Setup of indigo:
## lc4_core
module lc4_core
   (input  wire        clk,
    input  wire        rst,
    output wire [15:0] o_cur_pc,
    input  wire [15:0] i_cur_insn,
    output wire [15:0] o_dmem_addr,
    input  wire [15:0] i_cur_dmem_data,
    output wire        o_dmem_we,
    output wire [15:0] o_dmem_towrite,
    output wire [1:0]  test_stall,
    output wire [15:0] test_cur_pc,
    output wire [15:0] test_cur_insn,
    output wire        test_regfile_we,
    output wire [2:0]  test_regfile_wsel,
    output wire [15:0] test_regfile_data,
    output wire        test_nzp_we,
    output wire [2:0]  test_nzp_new_bits,
    output wire        test_dmem_we,
    output wire [15:0] test_dmem_addr,
    output wire [15:0] test_dmem_data
    );
For scale: roughly 6400 cells after synthesis, ~520 flip-flops.
Settings: LEC_CHECK=0, ABC_AREA=1, CAP_MARGIN=20, CORE_MARGIN=2, CORE_UTILIZATION=72, CTS_CLUSTER_DIAMETER=375, CTS_CLUSTER_SIZE=97, PLACE_DENSITY=0.37, SLEW_MARGIN=20; clock period 21.6 ns.
run.sh (not shown) runs the stock make flow with config.mk's settings and CLKGATE_MAP_FILE=.
For indigo, the flow was terminated by a tool error in global routing (5_1_grt) and produced no final design.
What yarrow does differently from indigo at the input level:
Settings: clearing CTS_CLUSTER_DIAMETER, which used to be 375; clearing CTS_CLUSTER_SIZE, which used to be 97; clearing PLACE_DENSITY, which used to be 0.37; putting SETUP_SLACK_MARGIN at 4.94 where nothing was set; clearing ABC_AREA, which used to be 1; swapping 72 for 58 in CORE_UTILIZATION; swapping 21.6 for 31.9 in the clock period (ns, I/O delays scaled along).
--- outcome ---
- indigo did not finish: a tool error stopped it during global routing (5_1_grt).
- Complete run, failing final checks: yarrow, reason setup timing.
- Compared with indigo, yarrow shows a lower synthesized cell count.
- Estimated wirelength of the detail-placed design sits higher in yarrow than in indigo.
- On average instance area after synthesis, the higher figure sits with yarrow, not indigo.
- Comparing indigo and yarrow, the lower y dimension of the die is on indigo.
- Floorplan check, yarrow vs indigo: die outline larger in yarrow
- yarrow reports a higher post-synth area from yosys stat than indigo does.
Input changes introduced in fjord (baseline for comparison: yarrow):
Settings: putting MAX_ROUTING_LAYER at met4 where nothing was set; swapping 58 for 65 in CORE_UTILIZATION; clearing SETUP_SLACK_MARGIN, which used to be 4.94; swapping 31.9 for 26.9 in the clock period (ns, I/O delays scaled along).
As the logs show, fjord stopped at global routing (5_1_grt) after a tool error, so it never reached the end of the flow. Worst setup slack after placement | fjord below yarrow. Going from yarrow to fjord, floorplan die height shrank by a few percent. The adder-cell area share of the yosys netlist on yarrow is in line with that on fjord. Post-CTS resize count in fjord vs yarrow: up about 25%. Between fjord and yarrow, it is fjord whose total instance count after detailed placement is lower, by 154.
What xenon does differently from fjord at the input level:
Settings: CTS_CLUSTER_DIAMETER newly set to 253; MAX_ROUTING_LAYER removed (was met4); CORE_UTILIZATION changed from 65 to 58; ABC_AREA newly set to 1; the clock period (ns, I/O delays scaled along) changed from 26.9 to 21.7.
==> results <==
xenon against fjord: mux contribution to synthesized area lower; core footprint higher; die outline height moved up.
xenon completed end to end; final checks failed (setup timing).
Number of distinct standard cells referenced by the synthesized netlist: xenon vs fjord down 33
In the reports for xenon and fjord, the smaller area after detailed placement belongs to xenon.
fjord → xenon: die area picked up an extra 3.7%, number of setup buffers added after CTS fell 105, and-or/or-and share of the synthesized area went down, yosys-reported design area after synthesis lower.
--- input diff xenon..willow ---
Settings: putting SETUP_SLACK_MARGIN at 5.0 where nothing was set; swapping 253 for 262 in CTS_CLUSTER_DIAMETER; putting TNS_END_PERCENT at 5 where nothing was set; swapping 21.7 for 25.6 in the clock period (ns, I/O delays scaled along).
==> comparison <==
- What the final checks of willow revealed, after a flow that finished every stage, was a layout that fails on setup timing.
- In xenon the implementation ran to completion but is not tape-out ready, as the final checks report setup timing.
- When willow is measured against xenon, its met3 global-route usage turns out 1.1 points lower.
- xenon -> willow: wire length after detailed routing decreased by a few percent
- Comparing xenon against willow, there is no change at all in fraction of the core area occupied by cells at floorplan.
- Summary of willow over xenon: fmax climbed 1.5 MHz; die outline width barely changed; transition time at the pin with the least slew margin climbed 0.048 ns.
- The lower initial detailed-routing violation count of xenon and willow is in willow.

========
oak:
Starting RTL as in the previous note.
Settings: LEC_CHECK=0, CAP_MARGIN=20, CORE_MARGIN=2, CORE_UTILIZATION=72, CTS_CLUSTER_DIAMETER=29, CTS_CLUSTER_SIZE=98, GPL_ROUTABILITY_DRIVEN=1, GPL_TIMING_DRIVEN=1, MAX_ROUTING_LAYER=met4, PLACE_DENSITY_LB_ADDON=0.24, SETUP_SLACK_MARGIN=3.28, SLEW_MARGIN=20; clock period 37.3 ns.
global routing: oak exited with error
--- input diff oak..pine ---
Settings: a change of CORE_UTILIZATION from 72 to 57; a change of SETUP_SLACK_MARGIN from 3.28 to 5.0; a deleted PLACE_DENSITY_LB_ADDON that had been 0.24; a deleted MAX_ROUTING_LAYER that had been met4; an added PLACE_DENSITY of 0.47; a deleted CTS_CLUSTER_DIAMETER that had been 29; an added ABC_AREA of 1; a change of the clock period (ns, I/O delays scaled along) from 37.3 to 35.3.
pine: full flow OK, the timing, DRC and antenna checks passed
Post-synthesis sequential area ratio ends up lower on oak.
Looking at placeable core region across oak and pine, the one that comes out higher is pine.
Between oak and pine, the flow reports quantity of gates resized following cts increasing by more than half.
[compare] base=oak new=pine: post-synthesis cell type count dropped 31%; mapped cell area dropped about 7%; synthesized area per cell dropped 9.5%; total clock buffers created by CTS dropped about 30%.
Sort oak and pine by xor-xnor portion of the synthesized cell area, descending, and oak comes first.
In the metrics for oak and pine, the one carrying the higher synthesized cell count is pine.
pine: chip area in the Yosys report is 7.4% lower than what oak reported.
Measured against each other, oak and pine differ in H-tree depth, the lower figure coming from pine.
Input-level comparison between birch and pine:
Settings: removing PLACE_DENSITY (formerly 0.47); changing CTS_CLUSTER_SIZE from 98 to 35; removing GPL_ROUTABILITY_DRIVEN (formerly 1); removing ABC_AREA (formerly 1); changing CORE_UTILIZATION from 57 to 68; removing GPL_TIMING_DRIVEN (formerly 1); changing the clock period (ns, I/O delays scaled along) from 35.3 to 36.8.
--- outcome ---
Delta (birch minus pine): number of synthesized flops with an enable pin now sits at about the same level, simple-gate area share of the yosys netlist rose by 0.68 points.
Floorplan check, birch vs pine: die outline smaller in birch
Number of placement rows (birch vs. pine) decreases by a few percent
Delta (birch minus pine): synthesized area per cell increased about 10%, area after synthesis rose by 8.0%.
Compared birch vs pine, and synthesized instance count is down in birch.
Between birch and pine, it is birch whose post-synth area from yosys stat is higher, by about 8%.
Post-synthesis sequential area ratio: birch lower than pine
pine and birch: one clean run, pine; the rest did not finish clean.

========
Starting RTL as in the previous note.
make LEC_CHECK=0 CAP_MARGIN=20 CELL_PAD_IN_SITES_DETAIL_PLACEMENT=1 CELL_PAD_IN_SITES_GLOBAL_PLACEMENT=3 CORE_MARGIN=4 CORE_UTILIZATION=72 CTS_CLUSTER_DIAMETER=57 GPL_ROUTABILITY_DRIVEN=0 GPL_TIMING_DRIVEN=0 HOLD_SLACK_MARGIN=0.06 MIN_ROUTING_LAYER=met2 SETUP_SLACK_MARGIN=5.0 SLEW_MARGIN=20 TNS_END_PERCENT=20 finish   # period 57.2 ns
The baseline stopped in global placement without I/O (3_1_place_gp_skip_io).
Change:
Settings changed: CELL_PAD_IN_SITES_DETAIL_PLACEMENT 1 to not set, CELL_PAD_IN_SITES_GLOBAL_PLACEMENT 3 to not set, CORE_MARGIN 4 to 2, CORE_UTILIZATION 72 to 66, CTS_CLUSTER_DIAMETER 57 to not set, GPL_ROUTABILITY_DRIVEN 0 to not set, GPL_TIMING_DRIVEN 0 to not set, HOLD_SLACK_MARGIN 0.06 to not set, MAX_ROUTING_LAYER set to met4, MIN_ROUTING_LAYER met2 to not set, TNS_END_PERCENT 20 to not set.
Clock period 57.2 ns to 37.0 ns, I/O delays scaled along.
What happened: This time the run failed in global routing (5_1_grt). Area after synthesis stays the same. Die size grows by 5.6%. Synthesized cell count is unchanged.

========
lc4_core again, from the RTL that the note above started with.
Settings: LEC_CHECK=0, CAP_MARGIN=20, CORE_MARGIN=2, CORE_UTILIZATION=40, GPL_TIMING_DRIVEN=0, SLEW_MARGIN=20, TNS_END_PERCENT=20; clock period 40.0 ns.
The first run finished clean.
Edit:
Settings changed: CORE_UTILIZATION 40 to 66, GPL_TIMING_DRIVEN 0 to default, MAX_ROUTING_LAYER from default to met4, TNS_END_PERCENT 20 to 5.
Clock period 40.0 ns to 26.9 ns, I/O delays scaled along.
=> This time the run aborted during global routing; synthesized cell count is unchanged; die area shrinks by 39%; area after synthesis does not change.

========
lc4_core again, from the RTL that the note above started with.
clock: 32.2 ns
lec_check: 0
abc_area: 1
cap_margin: 20
core_margin: 2
core_utilization: 72
cts_cluster_size: 98
gpl_routability_driven: 1
gpl_timing_driven: 1
max_routing_layer: met4
place_density_lb_addon: 0.24
setup_slack_margin: 5.0
slew_margin: 20
The first run ended with an error in global routing (5_1_grt).
Next try:
--- a/flow/config.mk
+++ b/flow/config.mk
@@ -11 +11 @@
-export CORE_UTILIZATION = 72
+export CORE_UTILIZATION = 57
@@ -16 +16 @@
-export PLACE_DENSITY_LB_ADDON = 0.24
+export PLACE_DENSITY = 0.47
@@ -18,0 +19 @@
+export TNS_END_PERCENT = 5
==> flow/constraint.sdc (replaced) <==
create_clock -name core_clock -period 21.7 [get_ports {clk}]
set_input_delay 4.3400 -clock core_clock [delete_from_list [all_inputs] [get_ports {clk}]]
set_output_delay 4.3400 -clock core_clock [all_outputs]
set_load 0.01 [all_outputs]
- The changed run reached the layout checks and failed them: setup timing
- synthesized area is unchanged
- die size climbs by 26%
- synthesized cell count stays the same
Next try:
==> flow/config.mk (replaced) <==
export PLATFORM = sky130hd
export DESIGN_NAME = lc4_core
export DESIGN_NICKNAME = lc4_core
export VERILOG_FILES = /design/flow/design.v
export SDC_FILE = /design/flow/constraint.sdc
export NUM_CORES = 4
export LEC_CHECK = 0
export ABC_AREA = 1
export CAP_MARGIN = 20
export CORE_MARGIN = 2
export CORE_UTILIZATION = 58
export CTS_CLUSTER_DIAMETER = 266
export SETUP_SLACK_MARGIN = 4.94
export SLEW_MARGIN = 20
=>
- The changed run ran to the end with violations: setup timing
- synthesized cell count is unchanged
- wire length fell by 0.34%
- die area goes down by 1.7%
- global-route usage shrinks by 1.5 points
- core utilization increases by 2.5 points
- final area climbs by 1.4%
- worst setup slack is worse by 0.67 ns
